**design/flow/design.v**
```verilog
`timescale 1ns / 1ps
module PC(input clk,input rst, 
	input [31:0]jump_address,
	input[31:0] alu_ou_result,
	input [31:0]alu_result,
	input [1:0]pc_source,
	input zero,
	input pcwrite ,
	input pcwrite_cond,
	output reg [31:0] pc_out
    );
	 wire pc_in;
	 assign pc_in=pcwrite||(zero&&pcwrite_cond);
	always@(posedge clk or posedge rst)begin
		if(rst)begin
			pc_out<=0;
		end
		else begin
			if(pc_in)begin
				case(pc_source)
					2'b00:pc_out<=pc_out+1;
					2'b01:pc_out<=alu_ou_result;
					2'b10:pc_out<=jump_address;
					default:pc_out<=alu_result;
				endcase
			end
		end
	end
endmodule
`timescale 1ns / 1ps
module Instruction_reg(input [31:0]instruction,
input IRwrite,
input clk,
input rst,
output reg[5:0]opcode,
output reg[5:0]func,
output reg[31:0]jump_address,
output reg[4:0]rs,
output reg[4:0]rt,
output reg[4:0]rd,
output reg[31:0]signextend
    );
always@(posedge clk or posedge rst)begin
	if(rst)begin
		opcode<=0;
		rs<=0;
		rt<=0;
		rd<=0;
		func<=0;
		jump_address<=0;
		signextend<=0;
	end	
	else begin
		if(IRwrite)begin
			opcode<=instruction[31:26];
			rs<=instruction[25:21];
			rt<=instruction[20:16];
			rd<=instruction[15:11];
			func<=instruction[5:0];
			jump_address<={16'b0, instruction[15:0]};
			signextend<= {{16{instruction[15]}}, instruction[15:0]};
		end	
	end 
end
endmodule
`timescale 1ns / 1ps
module memory_data_register(input [31:0]data_in,
	input clk,input rst,
	output reg [31:0]mdr_result
    );
	always@(posedge clk or posedge rst)begin
		if(rst)begin
			mdr_result<=0;
		end
		else
			mdr_result<=data_in;
	end
endmodule
`timescale 1ns / 1ps
module controlunit (
    input clk,
    input rst,
    input [5:0] opcode,
    output PCWrite,
    output IorD,
    output MemWrite,
    output IRWrite,
    output ALUSrcA,
    output [1:0] ALUSrcB,
    output [1:0] ALUOp,
    output MemtoReg,
    output RegWrite,
    output RegDst,
    output PCWriteCond,
    output MemRead,
    output [1:0] PCSource,
    output Branch
    );
  reg PCWrite_reg, IorD_reg, MemWrite_reg, IRWrite_reg, ALUSrcA_reg, MemtoReg_reg, RegWrite_reg, RegDst_reg, PCWriteCond_reg, MemRead_reg, Branch_reg;
  reg [1:0] PCSource_reg;
  reg [1:0] ALUSrcB_reg;
  reg [1:0] ALUOp_reg;
    reg [3:0] next_state, current_state;
    parameter IDLE = 4'b0000, FETCH = 4'b0001, DECODE = 4'b0010, RTYP1 = 4'b0011, RTYP2 = 4'b0100, LW = 4'b0101,
    LW1 = 4'b0110, LW2 = 4'b0111, SW = 4'b1000, SW1 = 4'b1001, BEQ = 4'b1010, JUMP = 4'b1011;
    always@(posedge clk or posedge rst)
    begin 
        if(rst)
            current_state <= IDLE;
        else
            current_state <= next_state;
    end
    always@(current_state or opcode) begin
        case(current_state)
            IDLE: next_state = FETCH;
            FETCH: next_state= DECODE;
            DECODE: 
                case(opcode)
                    6'b000000: next_state = RTYP1;
                    6'b100011: next_state = LW;
                    6'b101011: next_state = SW;
                    6'b000100: next_state = BEQ;
                    6'b001000: next_state = JUMP;
                    default: next_state = IDLE;
                endcase
            RTYP1: next_state = RTYP2;
            LW: next_state = LW1;
            LW1: next_state = LW2;
            SW: next_state = SW1;
            SW1: next_state = IDLE;
            LW2: next_state = IDLE;
            RTYP2: next_state = IDLE;
            BEQ: next_state = IDLE;
            JUMP: next_state = IDLE;
            default: next_state = IDLE;
        endcase
    end
    always@(current_state)
    begin
            PCWrite_reg = 0;
            IorD_reg = 0;
            MemWrite_reg = 0;
            IRWrite_reg = 0;
            ALUSrcA_reg = 0;
            ALUSrcB_reg = 0;
            ALUOp_reg = 0;
            MemtoReg_reg = 0;
            RegWrite_reg = 0;
            RegDst_reg = 0;
            PCWriteCond_reg = 0;
            MemRead_reg = 0;
            PCSource_reg = 0;
            Branch_reg = 0;
        case(current_state)
            FETCH: begin
                PCWrite_reg = 1;
                IRWrite_reg = 1;
                ALUSrcB_reg = 2'b01;
					 MemRead_reg=1;
            end
            DECODE: begin
                ALUSrcB_reg = 2'b11;
            end
            RTYP1: begin
                ALUSrcA_reg = 1;
                ALUOp_reg = 2'b10;
            end
            RTYP2: begin
                RegDst_reg = 1;
                RegWrite_reg = 1;
            end
            LW, SW: begin
                ALUSrcA_reg = 1;
                ALUSrcB_reg = 2'b10;
            end
            LW1: begin
                IorD_reg = 1;
                MemRead_reg = 1;
            end
            LW2: begin
                MemtoReg_reg = 1;
                RegWrite_reg = 1;
            end
            SW1: begin
                IorD_reg = 1;
                MemWrite_reg = 1;
            end
            BEQ: begin
                ALUSrcA_reg = 1;
                ALUOp_reg = 2'b01;
                PCSource_reg = 2'b01;
                PCWriteCond_reg = 1;
                Branch_reg = 1;
            end
            JUMP: begin
                PCSource_reg = 2'b10;
                PCWrite_reg = 1;
            end
        endcase
    end
    assign PCWrite = PCWrite_reg;
    assign IorD = IorD_reg;
    assign MemWrite = MemWrite_reg;
    assign IRWrite = IRWrite_reg;
    assign ALUSrcA = ALUSrcA_reg;
    assign ALUSrcB = ALUSrcB_reg;
    assign ALUOp = ALUOp_reg;
    assign MemtoReg = MemtoReg_reg;
    assign RegWrite = RegWrite_reg;
    assign RegDst = RegDst_reg;
    assign PCWriteCond = PCWriteCond_reg;
    assign MemRead = MemRead_reg;
    assign PCSource = PCSource_reg;
    assign Branch = Branch_reg;
endmodule
module Registers( input clk,input rst,
	input [4:0]rs,
	input [4:0]rt,
	input [4:0]rd,	
	input regdst,
	input regwrite,
	input memtoreg,
	input[31:0] alu_ou_result,
	input[31:0]mdr_result,
	output reg[31:0]rs_data,
	output reg[31:0]rt_data
    );
	reg [31:0] register [9:0];
	wire [4:0] wa = regdst ? rd : rt;
	always@(*)begin
		if(rst)begin
			rs_data=0;
			rt_data=0;
		end
		else begin
			rs_data=(rs<5'd10)?register[rs]:32'b0;
			rt_data=(rt<5'd10)?register[rt]:32'b0;
		end
	end
	always@(posedge clk)begin
		if(regwrite && wa<5'd10)begin
			if(memtoreg)begin
				register[wa]<=mdr_result;
			end
			else
				register[wa]<=alu_ou_result;
		end
	end
endmodule
module registerA(input clk,input rst, input [31:0]rs_data,
	output reg[31:0]A_out
    );
	always@(posedge clk or posedge rst)begin
		if(rst)
			A_out<=0;
		else
			A_out<=rs_data;
	end
endmodule
module registerB(input clk,input rst, input [31:0]rt_data,
	output reg[31:0]B_out
    );
	always@(posedge clk or posedge rst)begin
		if(rst)
			B_out<=0;
		else
			B_out<=rt_data;
	end
endmodule
module Alu_Control(input clk,input rst,
	input [5:0]func,
	input[1:0]alu_op,
	output reg[3:0] alu_control
    );
	always @(*) begin
    if (rst) begin
        alu_control = 4'b0000;
    end
    else begin
        case (alu_op)
            2'b10: case (func)
                6'b000000: alu_control = 4'b0010;
                6'b000001: alu_control = 4'b0110;
                6'b000010: alu_control = 4'b0000;
                default: alu_control = 4'b0010;
            endcase
            2'b01: alu_control = 4'b0110;
            2'b11: alu_control = 4'b0010;
            default: alu_control = 4'b0010;
        endcase
    end
end
endmodule
module ALU(alu_result,zero,clk,inputA,inputB,signextend,pc,alu_control,alu_src_A,alu_src_B);
  output reg [31:0] alu_result;
  output reg zero;
  input clk;
  input wire [31:0] inputA,inputB;
  input wire [31:0] signextend;
  input wire [31:0]pc;
  input wire [3:0] alu_control;
  input wire alu_src_A;
  input wire [1:0]alu_src_B;
 reg [31:0] input1,input2;
  always@(*)begin
	if(alu_src_A)
		input1=inputA;
	else
		input1=pc;
  end
  always@(*)begin
	case(alu_src_B)
		2'b00:input2=inputB;
		2'b01:input2=1;
		default:input2=signextend;
	endcase	
  end
  always @(*)
      begin
          case (alu_control)
          4'b0010: alu_result = input1 + input2; 
          4'b0110: alu_result = input1 - input2; 
          4'b0000: alu_result = input1 & input2; 
          4'b0001: alu_result = input1 | input2; 
          4'b1100: alu_result = ~(input1 | input2); 
          4'b1001: alu_result = input2 << input1 ; 
          default: alu_result = input1 + input2;
       endcase
      end
  always@(alu_result)       
    begin
      if(alu_result == 32'h0000_0000)
            zero = 1'b1;
        else
            zero = 1'b0;
    end
endmodule
`timescale 1ns / 1ps
module ALUreg(input[31:0]alu_result,
	input clk,input rst,
	output reg[31:0]alu_ou_result
    );
	always@(posedge clk or posedge rst)begin
		if(rst)
			alu_ou_result<=0;
		else
			alu_ou_result<=alu_result;
	end
endmodule
`timescale 1ns / 1ps
module Integration(input clk,
	 input rst,
	 output [31:0]mem_addr,
	 output [31:0]mem_wdata,
	 output mem_we,
	 input [31:0]mem_rdata
 );
 	wire [5:0]func;
	wire [31:0]signextend;
	wire [31:0]rs_data;
	wire [31:0]rt_data;
	 wire [31:0]mdr_result;
	 wire [31:0]A_out;
	  wire [31:0]B_out;
	  wire [31:0]alu_ou_result;
	   wire[3:0]alu_control;
	 wire zero;
	 wire [31:0]instruction;
	 wire [31:0]pc_out;
	 wire [31:0]jump_address;
	 wire [31:0]alu_result;
	 wire [5:0] opcode;
	 wire [4:0] rs;
	 wire [4:0] rt;
	 wire [4:0] rd;
	 wire PCWrite;
	 wire IorD;
	 wire MemWrite;
	 wire IRWrite;
	 wire ALUSrcA;
	 wire [1:0] ALUSrcB;
	 wire [1:0] ALUOp;
	 wire MemtoReg;
	 wire RegWrite;
	 wire RegDst;
	 wire PCWriteCond;
	 wire MemRead;
	 wire [1:0] PCSource;
	 wire Branch;
	assign instruction = mem_rdata;
	assign mem_addr = IorD ? alu_ou_result : pc_out;
	assign mem_wdata = B_out;
	assign mem_we = MemWrite;
PC pc (
    .clk(clk), 
    .rst(rst), 
    .jump_address(jump_address),
    .alu_ou_result(alu_ou_result),
    .alu_result(alu_result),
    .pc_source(PCSource), 
    .zero(zero),
    .pcwrite(PCWrite), 
    .pcwrite_cond(PCWriteCond),
    .pc_out(pc_out)
    );
	Instruction_reg IR (
    .instruction(instruction), 
    .IRwrite(IRWrite), 
    .clk(clk), 
    .rst(rst), 
    .opcode(opcode), 
    .func(func), 
    .jump_address(jump_address), 
    .rs(rs), 
    .rt(rt), 
    .rd(rd), 
    .signextend(signextend)
    );
	 memory_data_register mdr (
    .data_in(mem_rdata), 
    .clk(clk), 
    .rst(rst), 
    .mdr_result(mdr_result)
    );
	 controlunit control (
    .clk(clk), 
    .rst(rst), 
    .opcode(opcode), 
    .PCWrite(PCWrite), 
    .IorD(IorD), 
    .MemWrite(MemWrite), 
    .IRWrite(IRWrite), 
    .ALUSrcA(ALUSrcA), 
    .ALUSrcB(ALUSrcB), 
    .ALUOp(ALUOp), 
    .MemtoReg(MemtoReg), 
    .RegWrite(RegWrite), 
    .RegDst(RegDst), 
    .PCWriteCond(PCWriteCond), 
    .MemRead(MemRead), 
    .PCSource(PCSource), 
    .Branch(Branch)
    );
	Registers registermem (
    .clk(clk), 
    .rst(rst), 
    .rs(rs), 
    .rt(rt), 
    .rd(rd), 
    .regdst(RegDst), 
    .regwrite(RegWrite), 
    .memtoreg(MemtoReg), 
    .alu_ou_result(alu_ou_result), 
    .mdr_result(mdr_result), 
    .rs_data(rs_data), 
    .rt_data(rt_data)
    );
	 registerA Areg (
    .clk(clk), 
    .rst(rst), 
    .rs_data(rs_data), 
    .A_out(A_out)
    );
	 registerB Breg (
    .clk(clk), 
    .rst(rst), 
    .rt_data(rt_data), 
    .B_out(B_out)
    );
	Alu_Control alu_cont(
    .clk(clk), 
    .rst(rst), 
    .func(func), 
    .alu_op(ALUOp), 
    .alu_control(alu_control)
    );
	ALU alu (
    .alu_result(alu_result), 
    .zero(zero), 
	 .clk(clk),
    .inputA(A_out), 
    .inputB(B_out), 
    .signextend(signextend), 
    .pc(pc_out), 
    .alu_control(alu_control), 
    .alu_src_A(ALUSrcA), 
    .alu_src_B(ALUSrcB)
    );
	 ALUreg alureg (
    .alu_result(alu_result), 
    .clk(clk), 
    .rst(rst), 
    .alu_ou_result(alu_ou_result)
    );
endmodule
```
**design/flow/run.sh**
```bash
#!/bin/bash
# the make line also repeats each setting of config.mk as NAME=value (left out here)
make -C /OpenROAD-flow-scripts/flow DESIGN_CONFIG=/design/flow/config.mk WORK_HOME=/design/flow/orfs CLKGATE_MAP_FILE= finish
```
**design/flow/config.mk**
```make
export PLATFORM = sky130hd
export DESIGN_NAME = Integration
export DESIGN_NICKNAME = Integration
export VERILOG_FILES = /design/flow/design.v
export SDC_FILE = /design/flow/constraint.sdc
export NUM_CORES = 4
export LEC_CHECK = 0
export CAP_MARGIN = 15
export CELL_PAD_IN_SITES_DETAIL_PLACEMENT = 0
export CORE_MARGIN = 2
export CORE_UTILIZATION = 72
export CTS_CLUSTER_DIAMETER = 360
export CTS_CLUSTER_SIZE = 42
export PLACE_DENSITY = 0.66
export SETUP_SLACK_MARGIN = -0.35
export SLEW_MARGIN = 35
```
**design/flow/constraint.sdc**
```tcl
create_clock -name core_clock -period 4.85 [get_ports {clk}]
set_input_delay 0.9700 -clock core_clock [delete_from_list [all_inputs] [get_ports {clk}]]
set_output_delay 0.9700 -clock core_clock [all_outputs]
set_load 0.01 [all_outputs]
```
==> out/results.md, run 1 <==
| Metric | Reported | Unit |
| --- | --- | --- |
| Chip footprint | 39600 | um^2 |
| Area of the mapped netlist | 27400 | um^2 |
| Post-placement cell area | 31500 | um^2 |
| Number of sinks handled by clock tree synthesis | 516 | - |
| Worst-case clock buffer depth | 3 | - |
| Placed Cells incl. Taps | 2973 | - |
| CTS HTree Levels | 1 | - |
| Starting Density | 0.729 | - |
| Complex Gates by Area | 0.137 | - |
| Run status | stopped before the end | - |
| Synthesized area per cell | 12.7 | um^2 |
| Largest area contributor in the synthesized netlist | sky130_fd_sc_hd__edfxtp_1 | - |
| DP HPWL | 70100 | um |
| Halt Reason | [ERROR GRT-0232] Routing congestion too high. Check the congestion heatmap in the GUI. | - |
| Floorplan Nets | 2223 | - |
| Post-Synth Adder-Cell Area | 0.0181 | - |
| Clock buffer count from CTS | 16 | - |
| Floorplan die height | 199 | um |
| Post-synthesis share of cell area spent on and, or, nand and nor gates | 0.0871 | - |
| Core Rows | 71 | - |
| Main area contributors | sky130_fd_sc_hd__edfxtp_1, sky130_fd_sc_hd__dfrtp_1, sky130_fd_sc_hd__mux4_2, sky130_fd_sc_hd__mux2_2, sky130_fd_sc_hd__a211oi_1 | - |
| Die X-Extent | 199 | um |
| Total of warnings raised by yosys | 10 | - |
| Top logic cell family in the synthesized netlist | multiplexers | - |
| Register share after synthesis | 0.530 | - |
| Commonest flop | sky130_fd_sc_hd__edfxtp_1 | - |
| Total global routing track utilization | 0.763 | - |
| Count of library flops with an enable pin | 320 | - |
| Port-buffer cells | 98 | - |
| Worst slack after detailed placement | -1.29 | ns |
| Root buf cell | sky130_fd_sc_hd__clkbuf_16 | - |
| Total core area | 37600 | um^2 |
| Cell count after synthesis | 2150 | - |
| Area share of the largest cell type after synthesis | 0.351 | - |
| Yosys chip area | 27400 | um^2 |
| Stopped at | 5_1_grt | - |
| Top-level port count | 99 | - |
| Distinct lib cells | 86 | - |
| Synth async-reset ratio | 0.380 | - |
| XOR/XNOR Fraction of Synth Area | 0.0169 | - |
| Remaining global-route overflow | 3 | - |
| Cell types with the highest counts after synthesis | sky130_fd_sc_hd__edfxtp_1, sky130_fd_sc_hd__dfrtp_1, sky130_fd_sc_hd__a211oi_1 | - |
| Routability Congestion | 1.03 | - |
| Post-synthesis cell count from yosys | 2150 | - |
| Flops & latches, synth | 516 | - |
| Multiplexer fraction of the synthesized cell area | 0.184 | - |
| Top cell type by instance count after synthesis | sky130_fd_sc_hd__edfxtp_1 | - |
[repair_timing]
item,CTS
setup endpoints to repair,36
gates cloned,4
pin swaps,73
endpoints found under the hold margin,0
setup buffers,30
gates resized,169
hold buffers,0
[through the flow]
| stage | setup TNS [ns] | hold slack, ns |
|---|---|---|
| floorplan | -153.19 | 0.482 |
| global placement | -35.29 | 0.499 |
| detailed placement | -41.13 | 0.526 |
| CTS | -23.65 | 0.574 |
[per-layer routing]
metal | global-route usage | overflow
met5 | 0.395 | 0
met4 | 0.726 | 0
met3 | 0.654 | 0
met2 | 0.903 | 3
met1 | 0.760 | 0
==> inputs of run 2 (changes only) <==
CAP_MARGIN = 20   (was 15)
CELL_PAD_IN_SITES_DETAIL_PLACEMENT = not set   (was 0)
CORE_UTILIZATION = 40   (was 72)
CTS_CLUSTER_DIAMETER = not set   (was 360)
CTS_CLUSTER_SIZE = not set   (was 42)
PLACE_DENSITY = not set   (was 0.66)
SETUP_SLACK_MARGIN = 1.33   (was -0.35)
SLEW_MARGIN = 20   (was 35)
clock period = 7.6 ns   (was 4.85 ns; I/O delays follow)
==> run 2 against run 1 <==
Effect of this change: synthesized area unchanged; synthesized cell count did not move; the run now finishes clean; die area increased by 78%.
==> out/results.md, run 2 <==
| Metric | Reported | Unit | Change |
| --- | --- | --- | --- |
| Top-level port count | 99 | - | unchanged |
| Count of non-filler cells in the finished layout | 3156 | - |  |
| Worst-path cell chain | inv_1 -> ha_4 -> nor3_4 -> o31a_4 -> a22oi_2 -> ha_4 -> o211ai_1 -> o21ai_0 -> xnor2_1 -> ha_1 -> a21oi_1 -> o21ai_0 -> and2_1 -> or4_1 -> a32o_2 -> or4_1 -> nor3b_2 -> and4_1 -> nand4_1 -> and2_4 -> o32ai_1 | - |  |
| Reg clk slew, reported paths | 0.07 | ns |  |
| Critical Path End | pc.pc_out[11] | - |  |
| Area share of the largest cell type after synthesis | 0.351 | - | unchanged |
| Floorplan Nets | 2223 | - | unchanged |
| Post-Synth Adder-Cell Area | 0.0181 | - | unchanged |
| Top logic cell family in the synthesized netlist | multiplexers | - |  |
| Chip footprint | 70600 | um^2 | +78% |
| Total global routing track utilization | 0.251 | - |  |
| Clock tree from TritonCTS | built | - |  |
| Total via count in the routed design | 19709 | - |  |
| Register share after synthesis | 0.530 | - | unchanged |
| DP HPWL | 61600 | um | -12% |
| Crit path kind | flip-flop to flip-flop | - |  |
| Worst-case clock buffer depth | 3 | - | unchanged |
| Final standard cell area without fillers | 31800 | um^2 |  |
| Floorplan die height | 266 | um | +33% |
| Clock buffer count from CTS | 52 | - | +36 |
| Cell at the slowest stage of the critical path | sky130_fd_sc_hd__or4_1 | - |  |
| Cell types with the highest counts after synthesis | sky130_fd_sc_hd__edfxtp_1, sky130_fd_sc_hd__dfrtp_1, sky130_fd_sc_hd__a211oi_1 | - |  |
| Area grow syn2layout | 16.2 | % |  |
| Routed wire length per instance | 28.4 | um |  |
| Post-placement cell area | 29700 | um^2 | -5.9% |
| Complex Gates by Area | 0.137 | - | unchanged |
| Number of antenna cells inserted | 0 | - |  |
| Portion of the clock cycle consumed by the worst path in the final layout | 0.797 | - |  |
| Reg2reg start | control.current_state[1] | - |  |
| Max-Cap Viols | 0 | - |  |
| Number of sinks handled by clock tree synthesis | 516 | - | unchanged |
| Core Rows | 95 | - | +34% |
| Iteration count of the initial detailed-routing pass | 5 | - |  |
| Worst-path maximum fanout | 11 | - |  |
| Total Nets Final | 2312 | - |  |
| Final hold vios | 0 | - |  |
| Data arrival time of the worst path | 6.54 | ns |  |
| Endpoint required time on the critical path | 8.09 | ns |  |
| Root buf cell | sky130_fd_sc_hd__clkbuf_16 | - |  |
| Cell count after synthesis | 2150 | - | unchanged |
| Post-synthesis cell count from yosys | 2150 | - | unchanged |
| Tool warning count | 33 | - |  |
| Main area contributors | sky130_fd_sc_hd__edfxtp_1, sky130_fd_sc_hd__dfrtp_1, sky130_fd_sc_hd__mux4_2, sky130_fd_sc_hd__mux2_2, sky130_fd_sc_hd__a211oi_1 | - |  |
| Count of cells along the worst hold path | 2 | - |  |
| Routed Wire Length | 89500 | um |  |
| Kind of end point of the critical path | flip-flop | - |  |
| Number of cells on the worst reg-to-reg path | 21 | - |  |
| Synthesized area per cell | 12.7 | um^2 | unchanged |
| Hold buffer count at cts | 0 | - | unchanged |
| Synth async-reset ratio | 0.380 | - | unchanged |
| Logic depth of the worst setup path including buffers | 21 | - |  |
| Die X-Extent | 266 | um | +33% |
| Flops & latches, synth | 516 | - | unchanged |
| Buffer-and-inverter tally for the worst setup path | 1 | - |  |
| Transition time of the tightest slew-check pin | 1.12 | ns |  |
| Pins Over Slew Limit | 0 | - |  |
| Global-route wire length before repair | 131000 | um |  |
| Distinct lib cells | 86 | - | unchanged |
| Multiplexer fraction of the synthesized cell area | 0.184 | - | unchanged |
| Post-synthesis share of cell area spent on and, or, nand and nor gates | 0.0871 | - | unchanged |
| Remaining global-route overflow | 0 | - |  |
| RSZ-0062 raised after global routing | false | - |  |
| Total of warnings raised by yosys | 10 | - | unchanged |
| Origin of the worst setup path | control.current_state[1] | - |  |
| Final-report setup violation count | 0 | - |  |
| Routability Congestion | 0.945 | - | -8.4% |
| Starting Density | 0.406 | - | -0.323 |
| Final setup TNS | 0 | ns |  |
| Count of library flops with an enable pin | 320 | - | unchanged |
| Worst slew margin relative to its limit | 0.252 | - |  |
| Yosys chip area | 27400 | um^2 | unchanged |
| Clock tree skew after final layout | 0.0174 | ns |  |
| Post-route DRC | 0 | - |  |
| Worst Hold End | pc.pc_out[15] | - |  |
| Port-buffer cells | 98 | - | unchanged |
| Number of global-route vias before repair | 19748 | - |  |
| Achievable frequency | 0.165 | GHz |  |
| Avg Vias per Cell | 6.24 | - |  |
| Skew-Pair Late Insertion Delay | 0.60 | ns |  |
| Commonest flop | sky130_fd_sc_hd__edfxtp_1 | - |  |
| Worst hold start | pc.pc_out[15] | - |  |
| Register-to-register setup slack | 1.55 | ns |  |
| XOR/XNOR Fraction of Synth Area | 0.0169 | - | unchanged |
| Worst R2R End | pc.pc_out[11] | - |  |
| Initial antenna violation count | 1 | - |  |
| Crit path max-delay family | simple AND/OR/NAND/NOR gates | - |  |
| Fin crit period | 6.05 | ns |  |
| Top cell type by instance count after synthesis | sky130_fd_sc_hd__edfxtp_1 | - |  |
| Area of the mapped netlist | 27400 | um^2 | unchanged |
| CTS HTree Levels | 2 | - | +1 |
| Placed Cells incl. Taps | 3040 | - | +2.3% |
| Hold Path Class | flip-flop to flip-flop | - |  |
| Total core area | 67500 | um^2 | +80% |
| Antenna viol nets, final | 0 | - |  |
| Number of DRC markers after the initial detailed-route iteration | 1986 | - |  |
| Largest area contributor in the synthesized netlist | sky130_fd_sc_hd__edfxtp_1 | - |  |
| Max incr delay on CP | 0.54 | ns |  |
| Run status | no timing/DRC/antenna violations | - |  |
| Type of origin of the critical path | flip-flop | - |  |
| Largest net degree at the start of global routing | 144 | - |  |
-- run 2: area by class of cell --
| cell class | instances | area (um^2) |
|---|---|---|
| Clock buffer | 77 | 1540 |
| Clock inverter | 21 | 185 |
| Fill cell | 5947 | 35700 |
| Inverter | 46 | 176 |
| Multi-Input combinational cell | 1445 | 12700 |
| Sequential cell | 516 | 14500 |
| Tap cell | 873 | 1090 |
| Timing Repair Buffer | 178 | 1660 |
-- run 2: through the flow --
| stage | setup slack, ns | hold slack (ns) | util |
|---|---|---|---|
| 2_1_floorplan | -1.03 | 0.482 | - |
| 3_3_place_gp | 0.509 | 0.510 | 0.439 |
| 3_5_place_dp | 0.408 | 0.517 | 0.439 |
| 4_1_cts | 1.35 | 0.530 | 0.467 |
| 5_1_grt | 1.29 | 0.546 | 0.472 |
| 6_report | 1.55 | 0.521 | 0.472 |
-- run 2: what timing repair did --
action | CTS | global route
gates resized | 16 | 49
endpoints found under the setup margin | 32 | 32
buffers inserted | 9 | 9
cloned | 0 | 0
pin swaps | 8 | 12
-- run 2: routing by layer --
metal | global-route usage | share of wire
met1 | 0.342 | 0.42
met2 | 0.415 | 0.48
met3 | 0.0372 | 0.067
met4 | 0.0780 | 0.030
met5 | 0 | 0
==> inputs of run 3 (changes only) <==
CAP_MARGIN = 0   (was 20)
CORE_MARGIN = 8   (was 2)
CORE_UTILIZATION = 52   (was 40)
GPL_TIMING_DRIVEN = 1   (was not set)
MAX_ROUTING_LAYER = met5   (was not set)
PLACE_DENSITY_LB_ADDON = 0.25   (was not set)
SETUP_SLACK_MARGIN = 1.4   (was 1.33)
clock period = 7.37 ns   (was 7.6 ns; I/O delays follow)
==> run 3 against run 2 <==
Effect of this change: synthesized cell count stayed put; clock skew is 0.0026 ns lower.
==> out/results.md, run 3 <==
| Metric | Reported | Unit | Change |
| --- | --- | --- | --- |
| Run status | no timing/DRC/antenna violations | - |  |
| Initial antenna violation count | 3 | - | +2 |
| Routed Wire Length | 86800 | um | -3.0% |
| Crit path kind | flip-flop to flip-flop | - |  |
| DP HPWL | 57900 | um | -6.0% |
| Total via count in the routed design | 20152 | - | +2.2% |
| Post-placement cell area | 29400 | um^2 | -0.98% |
| Post-synthesis cell count from yosys | 2150 | - | unchanged |
| Skew-Pair Late Insertion Delay | 0.56 | ns | -0.04 ns |
| Number of global-route vias before repair | 19606 | - | -0.72% |
| XOR/XNOR Fraction of Synth Area | 0.0169 | - | unchanged |
| Clock buffer count from CTS | 49 | - | -5.8% |
| Max-Cap Viols | 0 | - | unchanged |
| Worst hold start | IR.opcode[0] | - |  |
| Worst-path maximum fanout | 8 | - | -3 |
| Post-Synth Adder-Cell Area | 0.0181 | - | unchanged |
| Starting Density | 0.523 | - | +0.118 |
| Kind of end point of the critical path | flip-flop | - |  |
| Data arrival time of the worst path | 6.33 | ns | -0.21 ns |
| Final standard cell area without fillers | 32000 | um^2 | +0.44% |
| Final-report setup violation count | 0 | - | unchanged |
| Area of the mapped netlist | 27400 | um^2 | unchanged |
| Placed Cells incl. Taps | 2847 | - | -6.3% |
| Worst R2R End | pc.pc_out[8] | - |  |
| Met2 Usage GRT | 0.442 | - | +0.0265 |
| Cell types with the highest counts after synthesis | sky130_fd_sc_hd__edfxtp_1, sky130_fd_sc_hd__dfrtp_1, sky130_fd_sc_hd__a211oi_1 | - |  |
| Global-route wire length before repair | 127000 | um | -3.0% |
| Total global routing track utilization | 0.277 | - | +0.0264 |
| Type of origin of the critical path | flip-flop | - |  |
| Yosys chip area | 27400 | um^2 | unchanged |
| Clock tree from TritonCTS | built | - |  |
| Count of cells along the worst hold path | 1 | - | -1 |
| Port-buffer cells | 98 | - | unchanged |
| Largest net degree at the start of global routing | 197 | - | +37% |
| Crit path max-delay family | AND-OR/OR-AND gates | - |  |
| Core Rows | 84 | - | -12% |
| Die X-Extent | 246 | um | -7.6% |
| Flops & latches, synth | 516 | - | unchanged |
| Reg2reg start | control.current_state[1] | - |  |
| Main area contributors | sky130_fd_sc_hd__edfxtp_1, sky130_fd_sc_hd__dfrtp_1, sky130_fd_sc_hd__mux4_2, sky130_fd_sc_hd__mux2_2, sky130_fd_sc_hd__a211oi_1 | - |  |
| RSZ-0062 raised after global routing | false | - |  |
| Number of DRC markers after the initial detailed-route iteration | 2254 | - | +13% |
| Filler cell count in the final layout | 4064 | - | -32% |
| Area share of the largest cell type after synthesis | 0.351 | - | unchanged |
| Largest area contributor in the synthesized netlist | sky130_fd_sc_hd__edfxtp_1 | - |  |
| Antenna viol nets, final | 0 | - | unchanged |
| Multiplexer fraction of the synthesized cell area | 0.184 | - | unchanged |
| Routed wire length per instance | 29.2 | um | +2.8% |
| Fin crit period | 5.88 | ns | -0.173 ns |
| Buffer-and-inverter tally for the worst setup path | 5 | - | +4 |
| Top logic cell family in the synthesized netlist | multiplexers | - |  |
| Routability Congestion | 1.01 | - | +6.4% |
| Origin of the worst setup path | control.current_state[1] | - |  |
| Register share after synthesis | 0.530 | - | unchanged |
| Complex Gates by Area | 0.137 | - | unchanged |
| Critical Path End | pc.pc_out[8] | - |  |
| Count of non-filler cells in the finished layout | 2976 | - | -5.7% |
| Met1 routing resource usage after global routing | 0.391 | - | +0.0491 |
| Number of sinks handled by clock tree synthesis | 516 | - | unchanged |
| Commonest flop | sky130_fd_sc_hd__edfxtp_1 | - |  |
| Transition time of the tightest slew-check pin | 0.987 | ns | -0.135 ns |
| Portion of the clock cycle consumed by the worst path in the final layout | 0.798 | - | +0.00142 |
| Hold Path Class | flip-flop to flip-flop | - |  |
| Number of cells on the worst reg-to-reg path | 28 | - | +33% |
| Avg Vias per Cell | 6.77 | - | +8.4% |
| Pins Over Slew Limit | 0 | - | unchanged |
| Floorplan die height | 246 | um | -7.6% |
| Tool warning count | 34 | - | +3.0% |
| Count of library flops with an enable pin | 320 | - | unchanged |
| Post-synthesis share of cell area spent on and, or, nand and nor gates | 0.0871 | - | unchanged |
| GR Layer Usage met3 | 0.0468 | - | +0.00956 |
| Root buf cell | sky130_fd_sc_hd__clkbuf_16 | - |  |
| Floorplan Nets | 2223 | - | unchanged |
| Worst hold slack | 0.534 | ns | +0.0133 ns |
| Area grow syn2layout | 16.7 | % |  |
| Top-level port count | 99 | - | unchanged |
| Total core area | 52300 | um^2 | -22% |
| Max incr delay on CP | 0.42 | ns | -0.12 ns |
| CTS HTree Levels | 2 | - | unchanged |
| Worst-case clock buffer depth | 3 | - | unchanged |
| Iteration count of the initial detailed-routing pass | 5 | - | unchanged |
| Cell count after synthesis | 2150 | - | unchanged |
| Reg clk slew, reported paths | 0.06 | ns | about the same |
| Layer with the highest usage | met2 | - |  |
| Cell at the slowest stage of the critical path | sky130_fd_sc_hd__ha_2 | - |  |
| Distinct lib cells | 86 | - | unchanged |
| Synthesized area per cell | 12.7 | um^2 | unchanged |
| Worst Hold End | IR.opcode[0] | - |  |
| Total of warnings raised by yosys | 10 | - | unchanged |
| Chip footprint | 60300 | um^2 | -15% |
| Final hold vios | 0 | - | unchanged |
| Achievable frequency | 0.170 | GHz | +2.9% |
| Total Nets Final | 2323 | - | +0.48% |
| Logic depth of the worst setup path including buffers | 28 | - | +33% |
| Clock tree skew after final layout | 0.0148 | ns | -0.00257 ns |
| Top cell type by instance count after synthesis | sky130_fd_sc_hd__edfxtp_1 | - |  |
| Endpoint required time on the critical path | 7.82 | ns | -0.27 ns |
| Synth async-reset ratio | 0.380 | - | unchanged |
| Worst slew margin relative to its limit | 0.339 | - | +0.0874 |
| Post-route DRC | 0 | - | unchanged |
| Register-to-register setup slack | 1.49 | ns | -0.06 ns |
| Remaining global-route overflow | 0 | - | unchanged |
==> run 3: timing repair <==
| action | CTS | global route |
|---|---|---|
| gates cloned | 0 | 1 |
| hold buffers | 0 | 0 |
| pin swaps | 13 | 39 |
| setup buffers | 8 | 30 |
| setup endpoints to repair | 32 | 32 |
| gates resized | 46 | 90 |
==> run 3: stage by stage <==
step	TNS, ns	worst slack, ns	util
floorplan	-37.02	-1.21	-
global placement	0	0.371	0.561
detailed placement	0	0.353	0.561
CTS	0	1.40	0.598
global route	0	1.30	0.611
finish	0	1.49	0.611
==> run 3: per-layer routing <==
metal	vias to the layer above	routed length, um
met5	-	13
met4	2	2820
met3	206	7740
met2	1028	40800
met1	10295	35400
li1	8621	-
==> run 3: layout make-up <==
| type | instances | area [um^2] | share of cell area |
|---|---|---|---|
| Clock buffer | 61 | 1310 | 0.0410 |
| Sequential cell | 516 | 14500 | 0.454 |
| Inverter | 46 | 176 | 0.00552 |
| Clock inverter | 27 | 308 | 0.00963 |
| Multi-Input combinational cell | 1445 | 12900 | 0.405 |
| Tap cell | 688 | 861 | 0.0269 |
| Timing Repair Buffer | 192 | 1840 | 0.0575 |
| Antenna cell | 1 | 2.50 | 0.0000783 |
==> inputs of run 4 (changes only) <==
CAP_MARGIN = 20   (was 0)
CORE_MARGIN = 2   (was 8)
CORE_UTILIZATION = 55   (was 52)
MAX_ROUTING_LAYER = not set   (was met5)
PLACE_DENSITY = 0.69   (was not set)
PLACE_DENSITY_LB_ADDON = not set   (was 0.25)
SETUP_SLACK_MARGIN = not set   (was 1.4)
clock period = 6.22 ns   (was 7.37 ns; I/O delays follow)
==> run 4 against run 3 <==
Effect of this change: clock skew grew 0.0043 ns; register-to-register slack lost 1.3 ns; cell area shrank 1.1%; final cell count grew 0.44%; worst setup slack lost 1.3 ns; first-iteration DRC count grew 7.5%; sequential cell count is the same; critical path type unchanged; maximum frequency shrank 2.1%; critical path depth shrank 3.
==> out/results.md, run 4 <==
| Metric | Reported | Unit | Change |
| --- | --- | --- | --- |
| Floorplan Nets | 2223 | - | unchanged |
| Synth async-reset ratio | 0.380 | - | unchanged |
| Cell at the slowest stage of the critical path | sky130_fd_sc_hd__o41a_1 | - |  |
| Final hold vios | 0 | - | unchanged |
| Final-report setup violation count | 0 | - | unchanged |
| Hold Path Class | flip-flop to flip-flop | - |  |
| Run status | no timing/DRC/antenna violations | - |  |
| Post-synthesis cell count from yosys | 2150 | - | unchanged |
| Reg clk slew, reported paths | 0.06 | ns | about the same |
| Core Rows | 81 | - | -3.6% |
| Starting Density | 0.559 | - | +0.0351 |
| Clock tree skew after final layout | 0.0191 | ns | +0.00432 ns |
| Yosys chip area | 27400 | um^2 | unchanged |
| Cell types with the highest counts after synthesis | sky130_fd_sc_hd__edfxtp_1, sky130_fd_sc_hd__dfrtp_1, sky130_fd_sc_hd__a211oi_1 | - |  |
| Count of cells along the worst hold path | 1 | - | unchanged |
| Chip footprint | 51600 | um^2 | -14% |
| Remaining global-route overflow | 0 | - | unchanged |
| Number of DRC markers after the initial detailed-route iteration | 2423 | - | +7.5% |
| Register-to-register setup slack | 0.22 | ns | -1.27 ns |
| Number of sinks handled by clock tree synthesis | 516 | - | unchanged |
| Global-route wire length before repair | 125000 | um | -1.5% |
| Achievable frequency | 0.167 | GHz | -2.1% |
| Total global routing track utilization | 0.330 | - | +0.0529 |
| Area grow syn2layout | 15.4 | % |  |
| Largest area contributor in the synthesized netlist | sky130_fd_sc_hd__edfxtp_1 | - |  |
| Clock buffer count from CTS | 51 | - | +4.1% |
| Skew-Pair Late Insertion Delay | 0.59 | ns | +0.03 ns |
| Total core area | 49100 | um^2 | -6.3% |
| Initial antenna violation count | 2 | - | -1 |
| Routed wire length per instance | 28.2 | um | -3.2% |
| Number of antenna cells inserted | 0 | - | -1 |
| Logic depth of the worst setup path including buffers | 25 | - | -11% |
| Seq. cell area | 14500 | um^2 | about the same |
| Synthesized area per cell | 12.7 | um^2 | unchanged |
| Register share after synthesis | 0.530 | - | unchanged |
| CTS HTree Levels | 2 | - | unchanged |
| Commonest flop | sky130_fd_sc_hd__edfxtp_1 | - |  |
| Max incr delay on CP | 0.48 | ns | +0.06 ns |
| Filler cell count in the final layout | 3739 | - | -8.0% |
| Crit path kind | flip-flop to flip-flop | - |  |
| Worst-case clock buffer depth | 3 | - | unchanged |
| Routed Wire Length | 84400 | um | -2.7% |
| Worst Hold End | IR.rs[4] | - |  |
| Antenna viol nets, final | 0 | - | unchanged |
| Endpoint required time on the critical path | 6.69 | ns | -1.13 ns |
| Origin of the worst setup path | control.current_state[0] | - |  |
| XOR/XNOR Fraction of Synth Area | 0.0169 | - | unchanged |
| Total via count in the routed design | 20064 | - | -0.44% |
| Root buf cell | sky130_fd_sc_hd__clkbuf_16 | - |  |
| Post-Synth Adder-Cell Area | 0.0181 | - | unchanged |
| Complex Gates by Area | 0.137 | - | unchanged |
| Kind of end point of the critical path | flip-flop | - |  |
| Fin crit period | 6.00 | ns | +0.124 ns |
| Final standard cell area without fillers | 31600 | um^2 | -1.1% |
| Portion of the clock cycle consumed by the worst path in the final layout | 0.965 | - | +0.167 |
| Port-buffer cells | 98 | - | unchanged |
| Flops & latches, synth | 516 | - | unchanged |
| Post-placement cell area | 29800 | um^2 | +1.6% |
| Worst slew margin relative to its limit | 0.327 | - | -0.0120 |
| Worst-path maximum fanout | 9 | - | +1 |
| Reg2reg start | control.current_state[0] | - |  |
| Clock tree from TritonCTS | built | - |  |
| Avg Vias per Cell | 6.71 | - | -0.87% |
| Post-synthesis share of cell area spent on and, or, nand and nor gates | 0.0871 | - | unchanged |
| Total Nets Final | 2355 | - | +1.4% |
| Die X-Extent | 227 | um | -7.5% |
| Count of library flops with an enable pin | 320 | - | unchanged |
| DP HPWL | 57900 | um | about the same |
| Worst hold start | IR.rs[4] | - |  |
| Worst R2R End | pc.pc_out[7] | - |  |
| Transition time of the tightest slew-check pin | 1.01 | ns | +0.0180 ns |
| Top logic cell family in the synthesized netlist | multiplexers | - |  |
| Buffer-and-inverter tally for the worst setup path | 3 | - | -2 |
| Post-route DRC | 0 | - | unchanged |
| Multi-input gate area in the final layout | 12500 | um^2 | -3.7% |
| Cell count after synthesis | 2150 | - | unchanged |
| Critical Path End | pc.pc_out[7] | - |  |
| Area of the mapped netlist | 27400 | um^2 | unchanged |
| Tool warning count | 31 | - | -8.8% |
| Floorplan die height | 227 | um | -7.5% |
| Type of origin of the critical path | flip-flop | - |  |
| Top cell type by instance count after synthesis | sky130_fd_sc_hd__edfxtp_1 | - |  |
| Main area contributors | sky130_fd_sc_hd__edfxtp_1, sky130_fd_sc_hd__dfrtp_1, sky130_fd_sc_hd__mux4_2, sky130_fd_sc_hd__mux2_2, sky130_fd_sc_hd__a211oi_1 | - |  |
| Number of cells on the worst reg-to-reg path | 25 | - | -11% |
| Top-level port count | 99 | - | unchanged |
| Iteration count of the initial detailed-routing pass | 5 | - | unchanged |
| Crit path max-delay family | AND-OR/OR-AND gates | - |  |
| Distinct lib cells | 86 | - | unchanged |
| Largest net degree at the start of global routing | 76 | - | -61% |
| Pins Over Slew Limit | 0 | - | unchanged |
| Routability Congestion | 1.01 | - | +0.79% |
| Max-Cap Viols | 0 | - | unchanged |
| Area share of the largest cell type after synthesis | 0.351 | - | unchanged |
| Number of global-route vias before repair | 19790 | - | +0.94% |
| Total of warnings raised by yosys | 10 | - | unchanged |
| Multiplexer fraction of the synthesized cell area | 0.184 | - | unchanged |
| Data arrival time of the worst path | 6.47 | ns | +0.14 ns |
-- run 4: repair_timing --
item | CTS | global route
resized | 3 | 32
setup endpoints to repair | 16 | 32
hold buffers | 0 | 0
gates cloned | 0 | 0
pin swaps | 0 | 15
buffers inserted | 0 | 6
-- run 4: area by class of cell --
cell class | count | area share
Clock inverter | 23 | 0.00621
Sequential cell | 516 | 0.460
Tap cell | 664 | 0.0263
Multi-Input combinational cell | 1445 | 0.395
Inverter | 46 | 0.00558
Clock buffer | 73 | 0.0452
Timing Repair Buffer | 222 | 0.0625
-- run 4: per-layer routing --
metal,vias to the layer above,global-route usage,part of all wire
met5,-,0,0
met3,175,0.0518,0.087
li1,8700,-,-
met1,10203,0.477,0.42
met4,0,0.104,0.032
met2,986,0.520,0.46
-- run 4: metrics by stage --
step | instances | util | setup slack (ns) | TNS [ns] | hold slack [ns]
finish | 2989 | 0.644 | 0.216 | 0 | 0.515
detailed placement | 2887 | 0.608 | -0.0983 | -0.541 | 0.501
floorplan | 2150 | - | -2.13 | -84.79 | 0.482
global placement | 2887 | 0.608 | 0.0250 | 0 | 0.498
CTS | 2983 | 0.641 | 0.00463 | 0 | 0.515
global route | 2989 | 0.644 | -0.0137 | -0.0237 | 0.554
==> inputs of run 5 (changes only) <==
CORE_UTILIZATION = 66   (was 55)
GPL_TIMING_DRIVEN = not set   (was 1)
PLACE_DENSITY = not set   (was 0.69)
clock period = 5.41 ns   (was 6.22 ns; I/O delays follow)
==> run 5 against run 4 <==
Effect of this change: now fails the layout checks on negative setup slack; maximum frequency increased by 5.1%; via count grew 17%; sequential share of layout area decreased by 2.9 points; clock-buffer cell count is 19 lower.
==> out/results.md, run 5 <==
| Metric | Reported | Unit | Change |
| --- | --- | --- | --- |
| Final standard cell area without fillers | 33700 | um^2 | +6.7% |
| Register share after synthesis | 0.530 | - | unchanged |
| Die X-Extent | 208 | um | -8.6% |
| Worst R2R End | pc.pc_out[1] | - |  |
| Cell count after synthesis | 2150 | - | unchanged |
| Crit path max-delay family | simple AND/OR/NAND/NOR gates | - |  |
| Post-Synth Adder-Cell Area | 0.0181 | - | unchanged |
| XOR/XNOR Fraction of Synth Area | 0.0169 | - | unchanged |
| Top cell type by instance count after synthesis | sky130_fd_sc_hd__edfxtp_1 | - |  |
| Achievable frequency | 0.175 | GHz | +5.1% |
| Yosys chip area | 27400 | um^2 | unchanged |
| Routed Wire Length | 102000 | um | +21% |
| Final-report setup violation count | 32 | - | +32 |
| Worst-path maximum fanout | 7 | - | -2 |
| Area share of the largest cell type after synthesis | 0.351 | - | unchanged |
| Routability Congestion | 0.954 | - | -5.8% |
| Flops & latches, synth | 516 | - | unchanged |
| Total of warnings raised by yosys | 10 | - | unchanged |
| Seq. cell area | 14500 | um^2 | unchanged |
| Starting Density | 0.670 | - | +0.111 |
| Multi-input gate area in the final layout | 13100 | um^2 | +4.7% |
| Total core area | 40900 | um^2 | -17% |
| Number of DRC markers after the initial detailed-route iteration | 3926 | - | +62% |
| DP HPWL | 62900 | um | +8.6% |
| Hold buffer count at cts | 0 | - | unchanged |
| Total global routing track utilization | 0.470 | - | +0.140 |
| Transition time of the tightest slew-check pin | 0.974 | ns | -0.0313 ns |
| Iteration count of the initial detailed-routing pass | 6 | - | +1 |
| Total via count in the routed design | 23450 | - | +17% |
| Complex Gates by Area | 0.137 | - | unchanged |
| Count of cells along the worst hold path | 2 | - | +1 |
| Number of sinks handled by clock tree synthesis | 516 | - | unchanged |
| Antenna viol nets, final | 0 | - | unchanged |
| Endpoint required time on the critical path | 5.82 | ns | -0.87 ns |
| Pins Over Slew Limit | 0 | - | unchanged |
| Type of origin of the critical path | flip-flop | - |  |
| Cell types with the highest counts after synthesis | sky130_fd_sc_hd__edfxtp_1, sky130_fd_sc_hd__dfrtp_1, sky130_fd_sc_hd__a211oi_1 | - |  |
| Cell at the slowest stage of the critical path | sky130_fd_sc_hd__or4_4 | - |  |
| Total Nets Final | 2574 | - | +9.3% |
| Skew-Pair Late Insertion Delay | 0.58 | ns | about the same |
| Reg clk slew, reported paths | 0.07 | ns | about the same |
| Floorplan Nets | 2223 | - | unchanged |
| Post-synthesis cell count from yosys | 2150 | - | unchanged |
| CTS HTree Levels | 2 | - | unchanged |
| Worst-case clock buffer depth | 3 | - | unchanged |
| Max-Cap Viols | 0 | - | unchanged |
| Synth async-reset ratio | 0.380 | - | unchanged |
| Crit path kind | flip-flop to flip-flop | - |  |
| Remaining global-route overflow | 0 | - | unchanged |
| Worst Hold End | pc.pc_out[15] | - |  |
| Port-buffer cells | 98 | - | unchanged |
| Clock tree from TritonCTS | built | - |  |
| Logic depth of the worst setup path including buffers | 29 | - | +16% |
| Filler cell count in the final layout | 2029 | - | -46% |
| Largest area contributor in the synthesized netlist | sky130_fd_sc_hd__edfxtp_1 | - |  |
| Number of global-route vias before repair | 22900 | - | +16% |
| Count of library flops with an enable pin | 320 | - | unchanged |
| RSZ-0062 raised after global routing | true | - |  |
| Number of cells on the worst reg-to-reg path | 29 | - | +16% |
| Core Rows | 74 | - | -8.6% |
| Final hold vios | 0 | - | unchanged |
| Post-route setup slack | -0.301 | ns | -0.517 ns |
| Area of the mapped netlist | 27400 | um^2 | unchanged |
| Post-placement cell area | 31100 | um^2 | +4.4% |
| Largest net degree at the start of global routing | 77 | - | +1.3% |
| Synthesized area per cell | 12.7 | um^2 | unchanged |
| Critical Path End | pc.pc_out[1] | - |  |
| Chip footprint | 43200 | um^2 | -16% |
| Top logic cell family in the synthesized netlist | multiplexers | - |  |
| Top-level port count | 99 | - | unchanged |
| Root buf cell | sky130_fd_sc_hd__clkbuf_16 | - |  |
| Post-route DRC | 0 | - | unchanged |
| Worst hold start | pc.pc_out[15] | - |  |
| Clock tree skew after final layout | 0.0260 | ns | +0.00683 ns |
| Tool warning count | 35 | - | +13% |
| Fin crit period | 5.71 | ns | -0.293 ns |
| Clock buffer count from CTS | 48 | - | -5.9% |
| Reg2reg start | control.current_state[0] | - |  |
| Worst slew margin relative to its limit | 0.348 | - | +0.0208 |
| Buffer-and-inverter tally for the worst setup path | 7 | - | +4 |
| Routed wire length per instance | 33.3 | um | +18% |
| Violated checks | negative setup slack | - |  |
| Distinct lib cells | 86 | - | unchanged |
| Global-route wire length before repair | 151000 | um | +21% |
| Run status | failed layout checks | - |  |
| Post-synthesis share of cell area spent on and, or, nand and nor gates | 0.0871 | - | unchanged |
| Portion of the clock cycle consumed by the worst path in the final layout | 1.06 | - | +0.0903 |
| Multiplexer fraction of the synthesized cell area | 0.184 | - | unchanged |
| Commonest flop | sky130_fd_sc_hd__edfxtp_1 | - |  |
| Avg Vias per Cell | 7.64 | - | +14% |
| Data arrival time of the worst path | 6.13 | ns | -0.34 ns |
| Cell seen most often among critical-path stages | sky130_fd_sc_hd__buf_4 | - |  |
| Kind of end point of the critical path | flip-flop | - |  |
| Floorplan die height | 208 | um | -8.6% |
| Initial antenna violation count | 4 | - | +2 |
| Area grow syn2layout | 23.1 | % |  |
| Hold Path Class | flip-flop to flip-flop | - |  |
| Register-to-register setup slack | -0.30 | ns | -0.52 ns |
| Origin of the worst setup path | control.current_state[0] | - |  |
| Max incr delay on CP | 0.59 | ns | +0.11 ns |
| Main area contributors | sky130_fd_sc_hd__edfxtp_1, sky130_fd_sc_hd__dfrtp_1, sky130_fd_sc_hd__mux4_2, sky130_fd_sc_hd__mux2_2, sky130_fd_sc_hd__a211oi_1 | - |  |
-- run 5: what timing repair did --
item | 4_1_cts | 5_1_grt
pin swaps | 48 | 11
setup endpoints to repair | 33 | 32
cloned | 2 | 0
setup buffers | 29 | 13
resized | 124 | 50
-- run 5: routing by layer --
layer  vias to the layer above  track usage  part of all wire  wire length (um)
li1                       9127            -                 -                 -
met1                     11200        0.624              0.34             34400
met2                      2523        0.713              0.44             45200
met3                       594        0.151              0.15             15800
met4                         6        0.220             0.066              6730
met5                         -            0           0.00038                39
-- run 5: cell type report --
class                   instances  area share
repair buffers                444       0.112
flip-flops and latches        516       0.431
multi-input cells            1445       0.387
inverters                      46     0.00523
clock buffers                  54      0.0375
well taps                     532      0.0197
diodes                          1   0.0000742
clock inverters                30     0.00794
-- run 5: per-stage QoR --
step / setup TNS [ns] / worst slack (ns) / instances / hold slack (ns) / util
5_1_grt: -13.85 / -0.507 / 3067 / 0.553 / 0.824
3_3_place_gp: -14.34 / -0.519 / 2943 / 0.500 / 0.761
4_1_cts: -1.75 / -0.106 / 3057 / 0.540 / 0.818
2_1_floorplan: -124.97 / -2.78 / 2150 / 0.482 / -
3_5_place_dp: -16.03 / -0.570 / 2943 / 0.501 / 0.761
6_report: -7.05 / -0.301 / 3068 / 0.537 / 0.824
==> inputs of run 6 (changes only) <==
CTS_CLUSTER_DIAMETER = 289   (was not set)
SETUP_SLACK_MARGIN = -0.32   (was not set)
clock period = 4.23 ns   (was 5.41 ns; I/O delays follow)
==> run 6 against run 5 <==
Effect of this change: fails the layout checks on max-capacitance violations, max-slew violations, negative setup slack; register-to-register slack got worse by 1.8 ns; critical path depth down 5; cell area increased by 4.8%; synthesized area unchanged; sequential cell count unchanged; worst hold slack improved by 0.063 ns; clock skew up 0.034 ns; critical path type unchanged.
==> out/results.md, run 6 <==
| Metric | Reported | Unit | Change |
| --- | --- | --- | --- |
| RSZ-0062 raised after global routing | true | - |  |
| Area share of the largest cell type after synthesis | 0.351 | - | unchanged |
| Final core occ | 0.864 | - | +0.0393 |
| Remaining global-route overflow | 0 | - | unchanged |
| Portion of the clock cycle consumed by the worst path in the final layout | 1.49 | - | +0.438 |
| Skew-Pair Late Insertion Delay | 0.65 | ns | +0.07 ns |
| Worst slew margin relative to its limit | -0.0631 | - | -0.411 |
| Worst R2R End | pc.pc_out[26] | - |  |
| Clock tree skew after final layout | 0.0604 | ns | +0.0345 ns |
| Clock tree from TritonCTS | built | - |  |
| Worst Hold End | IR.rs[4] | - |  |
| Initial antenna violation count | 15 | - | +11 |
| Main area contributors | sky130_fd_sc_hd__edfxtp_1, sky130_fd_sc_hd__dfrtp_1, sky130_fd_sc_hd__mux4_2, sky130_fd_sc_hd__mux2_2, sky130_fd_sc_hd__a211oi_1 | - |  |
| Post-route setup slack | -2.09 | ns | -1.79 ns |
| Transition time of the tightest slew-check pin | 1.59 | ns | +0.611 ns |
| Endpoint required time on the critical path | 4.67 | ns | -1.15 ns |
| Register share after synthesis | 0.530 | - | unchanged |
| Synth async-reset ratio | 0.380 | - | unchanged |
| Synthesized area per cell | 12.7 | um^2 | unchanged |
| Worst-path maximum fanout | 20 | - | +13 |
| Complex Gates by Area | 0.137 | - | unchanged |
| Total global routing track utilization | 0.544 | - | +0.0740 |
| Origin of the worst setup path | control.current_state[0] | - |  |
| Total of warnings raised by yosys | 10 | - | unchanged |
| Total core area | 40900 | um^2 | unchanged |
| Post-placement cell area | 32000 | um^2 | +2.7% |
| Count of cells along the worst hold path | 1 | - | -1 |
| Area grow syn2layout | 29.0 | % |  |
| Top-level port count | 99 | - | unchanged |
| Core Rows | 74 | - | unchanged |
| Kind of end point of the critical path | flip-flop | - |  |
| Total via count in the routed design | 26302 | - | +12% |
| Commonest flop | sky130_fd_sc_hd__edfxtp_1 | - |  |
| Number of global-route vias before repair | 25501 | - | +11% |
| Floorplan Nets | 2223 | - | unchanged |
| Post-Synth Adder-Cell Area | 0.0181 | - | unchanged |
| Count of library flops with an enable pin | 320 | - | unchanged |
| Multiplexer fraction of the synthesized cell area | 0.184 | - | unchanged |
| Crit path max-delay family | AND-OR/OR-AND gates | - |  |
| Final hold vios | 0 | - | unchanged |
| Starting Density | 0.670 | - | unchanged |
| Buffer-and-inverter tally for the worst setup path | 10 | - | +3 |
| Number of DRC markers after the initial detailed-route iteration | 5384 | - | +37% |
| Routability Congestion | 0.992 | - | +3.9% |
| Top cell type by instance count after synthesis | sky130_fd_sc_hd__edfxtp_1 | - |  |
| Max incr delay on CP | 1.21 | ns | +0.62 ns |
| DP HPWL | 66200 | um | +5.3% |
| Distinct lib cells | 86 | - | unchanged |
| Reg clk slew, reported paths | 0.08 | ns | about the same |
| Hold buffer count at cts | 0 | - | unchanged |
| Fin crit period | 6.32 | ns | +0.606 ns |
| Routed Wire Length | 125000 | um | +23% |
| Flops & latches, synth | 516 | - | unchanged |
| Final standard cell area without fillers | 35300 | um^2 | +4.8% |
| Final-report setup violation count | 98 | - | +210% |
| Port-buffer cells | 98 | - | unchanged |
| Routed wire length per instance | 39.2 | um | +18% |
| Tool warning count | 37 | - | +5.7% |
| Cell seen most often among critical-path stages | sky130_fd_sc_hd__buf_4 | - |  |
| Max-Cap Viols | 2 | - | +2 |
| Filler cell count in the final layout | 1694 | - | -17% |
| Reg2reg start | control.current_state[0] | - |  |
| Die X-Extent | 208 | um | unchanged |
| Run status | failed layout checks | - |  |
| XOR/XNOR Fraction of Synth Area | 0.0169 | - | unchanged |
| Pins Over Slew Limit | 4 | - | +4 |
| Post-route DRC | 0 | - | unchanged |
| Chip footprint | 43200 | um^2 | unchanged |
| Antenna viol nets, final | 0 | - | unchanged |
| Final setup TNS | -72.36 | ns | -65.31 ns |
| Type of origin of the critical path | flip-flop | - |  |
| Logic depth of the worst setup path including buffers | 24 | - | -17% |
| Violated checks | max-capacitance violations, max-slew violations, negative setup slack | - |  |
| Largest net degree at the start of global routing | 81 | - | +5.2% |
| Total Nets Final | 2691 | - | +4.5% |
| Floorplan die height | 208 | um | unchanged |
| Area of the mapped netlist | 27400 | um^2 | unchanged |
| Largest area contributor in the synthesized netlist | sky130_fd_sc_hd__edfxtp_1 | - |  |
| Achievable frequency | 0.158 | GHz | -9.6% |
| Worst-case clock buffer depth | 3 | - | unchanged |
| Worst-path cell chain | inv_2 -> ha_4 -> buf_4 -> buf_4 -> nor3b_1 -> buf_4 -> o31ai_4 -> buf_4 -> buf_6 -> mux2_2 -> ha_1 -> nand2_1 -> o21ai_2 -> nor3_1 -> buf_4 -> buf_4 -> a21o_1 -> o21ai_0 -> o311ai_1 -> buf_4 -> buf_4 -> a311oi_1 -> a31o_2 -> a21oi_2 | - |  |
| CTS HTree Levels | 2 | - | unchanged |
| Crit path kind | flip-flop to flip-flop | - |  |
| Iteration count of the initial detailed-routing pass | 23 | - | +17 |
| Cell count after synthesis | 2150 | - | unchanged |
| Post-synthesis share of cell area spent on and, or, nand and nor gates | 0.0871 | - | unchanged |
| Yosys chip area | 27400 | um^2 | unchanged |
| Critical Path End | pc.pc_out[26] | - |  |
| Worst hold start | IR.rs[4] | - |  |
| Cell types with the highest counts after synthesis | sky130_fd_sc_hd__edfxtp_1, sky130_fd_sc_hd__dfrtp_1, sky130_fd_sc_hd__a211oi_1 | - |  |
| Avg Vias per Cell | 8.23 | - | +7.7% |
| Top logic cell family in the synthesized netlist | multiplexers | - |  |
| Global-route wire length before repair | 172000 | um | +14% |
| Register-to-register setup slack | -2.09 | ns | -1.79 ns |
| Number of cells on the worst reg-to-reg path | 24 | - | -17% |
| Post-synthesis cell count from yosys | 2150 | - | unchanged |
| Hold Path Class | flip-flop to flip-flop | - |  |
| Data arrival time of the worst path | 6.76 | ns | +0.63 ns |
| Number of sinks handled by clock tree synthesis | 516 | - | unchanged |
| Cell at the slowest stage of the critical path | sky130_fd_sc_hd__a311oi_1 | - |  |
| Clock buffer count from CTS | 47 | - | -2.1% |
| Root buf cell | sky130_fd_sc_hd__clkbuf_16 | - |  |
-- run 6: metrics by stage --
step	setup slack [ns]	instances	hold slack [ns]
2_1_floorplan	-3.72	2150	0.482
3_3_place_gp	-1.72	3042	0.499
4_1_cts	-1.29	3174	0.545
6_report	-2.09	3196	0.600
3_5_place_dp	-2.07	3042	0.526
5_1_grt	-2.05	3187	0.604
-- run 6: cell type report --
type                            count  area (um^2)  area share
Tap cell                          532          666      0.0188
Clock buffer                       58         1290      0.0365
Multi-Input combinational cell   1445        13500       0.382
Antenna cell                       10         25.0    0.000708
Inverter                           46          176     0.00499
Clock inverter                     27          300     0.00850
Timing Repair Buffer              562         4850       0.137
Sequential cell                   516        14500       0.411
-- run 6: what timing repair did --
| item | CTS | global route |
|---|---|---|
| setup endpoints to repair | 50 | 79 |
| gates resized | 235 | 68 |
| setup buffers | 48 | 15 |
| pin swaps | 97 | 52 |
| cloned | 2 | 0 |
-- run 6: metal layers --
| metal | vias to the layer above | part of all wire | track usage |
|---|---|---|---|
| li1 | 9371 | - | - |
| met1 | 12134 | 0.29 | 0.641 |
| met2 | 3504 | 0.41 | 0.784 |
| met3 | 1273 | 0.19 | 0.272 |
| met4 | 20 | 0.11 | 0.370 |
| met5 | - | 0.0025 | 0 |
==> inputs of run 7 (changes only) <==
CAP_MARGIN = 5   (was 20)
CORE_MARGIN = 4   (was 2)
CORE_UTILIZATION = 63   (was 66)
CTS_CLUSTER_DIAMETER = not set   (was 289)
HOLD_SLACK_MARGIN = 0.29   (was not set)
MAX_ROUTING_LAYER = met4   (was not set)
PLACE_DENSITY = 0.35   (was not set)
SETUP_SLACK_MARGIN = not set   (was -0.32)
SLEW_MARGIN = 25   (was 20)
TNS_END_PERCENT = 85   (was not set)
clock period = 8.0 ns   (was 4.23 ns; I/O delays follow)
==> run 7 against run 6 <==
Effect of this change: now clean on timing, DRC and antenna; worst setup slack better by 2.7 ns; critical path type unchanged; largest cell class unchanged; global-route usage down 15 points.
==> out/results.md, run 7 <==
| Metric | Reported | Unit | Change |
| --- | --- | --- | --- |
| Kind of end point of the critical path | flip-flop | - |  |
| Transition time of the tightest slew-check pin | 0.969 | ns | -0.616 ns |
| Remaining global-route overflow | 0 | - | unchanged |
| Worst-case clock buffer depth | 3 | - | unchanged |
| Worst slack after detailed placement | 0.663 | ns | +2.73 ns |
| Avg Vias per Cell | 7.37 | - | -10% |
| Distinct lib cells | 86 | - | unchanged |
| Number of sinks handled by clock tree synthesis | 516 | - | unchanged |
| Clock tree from TritonCTS | built | - |  |
| Data arrival time of the worst path | 7.84 | ns | +1.08 ns |
| Cell at the slowest stage of the critical path | sky130_fd_sc_hd__o21ai_4 | - |  |
| Worst hold start | IR.opcode[5] | - |  |
| Reg2reg start | control.current_state[3] | - |  |
| Global-route wire length before repair | 135000 | um | -21% |
| Total global routing track utilization | 0.397 | - | -0.147 |
| Skew-Pair Late Insertion Delay | 0.57 | ns | -0.08 ns |
| Post-synthesis cell count from yosys | 2150 | - | unchanged |
| Post-route DRC | 0 | - | unchanged |
| Final hold vios | 0 | - | unchanged |
| Multiplexer fraction of the synthesized cell area | 0.184 | - | unchanged |
| Worst slew margin relative to its limit | 0.354 | - | +0.417 |
| Total Nets Final | 2285 | - | -15% |
| Port-buffer cells | 98 | - | unchanged |
| Crit path kind | flip-flop to flip-flop | - |  |
| Worst R2R End | pc.pc_out[29] | - |  |
| Fin crit period | 7.39 | ns | +1.07 ns |
| Resized cells post-CTS | 0 | - | -100% |
| Starting Density | 0.636 | - | -0.0334 |
| Main area contributors | sky130_fd_sc_hd__edfxtp_1, sky130_fd_sc_hd__dfrtp_1, sky130_fd_sc_hd__mux4_2, sky130_fd_sc_hd__mux2_2, sky130_fd_sc_hd__a211oi_1 | - |  |
| Worst Hold End | IR.opcode[5] | - |  |
| Post-synthesis share of cell area spent on and, or, nand and nor gates | 0.0871 | - | unchanged |
| Area grow syn2layout | 12.6 | % |  |
| Root buf cell | sky130_fd_sc_hd__clkbuf_16 | - |  |
| Cell types with the highest counts after synthesis | sky130_fd_sc_hd__edfxtp_1, sky130_fd_sc_hd__dfrtp_1, sky130_fd_sc_hd__a211oi_1 | - |  |
| Number of cells on the worst reg-to-reg path | 26 | - | +8.3% |
| Area share of the largest cell type after synthesis | 0.351 | - | unchanged |
| Final-report setup violation count | 0 | - | -100% |
| Clock tree skew after final layout | 0.0185 | ns | -0.0420 ns |
| DP HPWL | 58300 | um | -12% |
| Top cell type by instance count after synthesis | sky130_fd_sc_hd__edfxtp_1 | - |  |
| XOR/XNOR Fraction of Synth Area | 0.0169 | - | unchanged |
| Total of warnings raised by yosys | 10 | - | unchanged |
| Seq. cell area | 14500 | um^2 | unchanged |
| Antenna viol nets, final | 0 | - | unchanged |
| Portion of the clock cycle consumed by the worst path in the final layout | 0.924 | - | -0.570 |
| Met1 routing resource usage after global routing | 0.541 | - | -0.100 |
| Cell count after synthesis | 2150 | - | unchanged |
| Endpoint required time on the critical path | 8.45 | ns | +3.78 ns |
| Origin of the worst setup path | control.current_state[3] | - |  |
| Routed Wire Length | 90500 | um | -28% |
| Synth async-reset ratio | 0.380 | - | unchanged |
| Final setup TNS | 0 | ns | +72.36 ns |
| Final core occ | 0.716 | - | -0.147 |
| Clock buffer count from CTS | 50 | - | +6.4% |
| Commonest flop | sky130_fd_sc_hd__edfxtp_1 | - |  |
| Count of non-filler cells in the finished layout | 2841 | - | -11% |
| Complex Gates by Area | 0.137 | - | unchanged |
| Iteration count of the initial detailed-routing pass | 6 | - | -74% |
| Synthesized area per cell | 12.7 | um^2 | unchanged |
| Floorplan Nets | 2223 | - | unchanged |
| Top-level port count | 99 | - | unchanged |
| Max-Cap Viols | 0 | - | -2 |
| Run status | no timing/DRC/antenna violations | - |  |
| Buffer-and-inverter tally for the worst setup path | 4 | - | -6 |
| Number of global-route vias before repair | 20479 | - | -20% |
run 7: routing by layer:
metal / routed length (um) / up-vias
li1: - / 8594
met1: 33700 / 10493
met2: 42800 / 1610
met3: 10600 / 250
met4: 3230 / 0
met5: 0 / -
run 7: area by class of cell:
cell class / instances / area share
Antenna cell: 3 / 0.000243
Timing Repair Buffer: 153 / 0.0461
Sequential cell: 516 / 0.471
Clock inverter: 34 / 0.0114
Clock buffer: 59 / 0.0430
Inverter: 46 / 0.00572
Tap cell: 585 / 0.0237
Multi-Input combinational cell: 1445 / 0.399
run 7: through the flow:
step / cell area [um^2] / hold WS [ns]
after floorplan: 27400 / 0.482
after global placement: 29200 / 0.511
after detailed placement: 29200 / 0.521
after CTS: 30800 / 0.534
after global routing: 30800 / 0.567
final: 30800 / 0.539
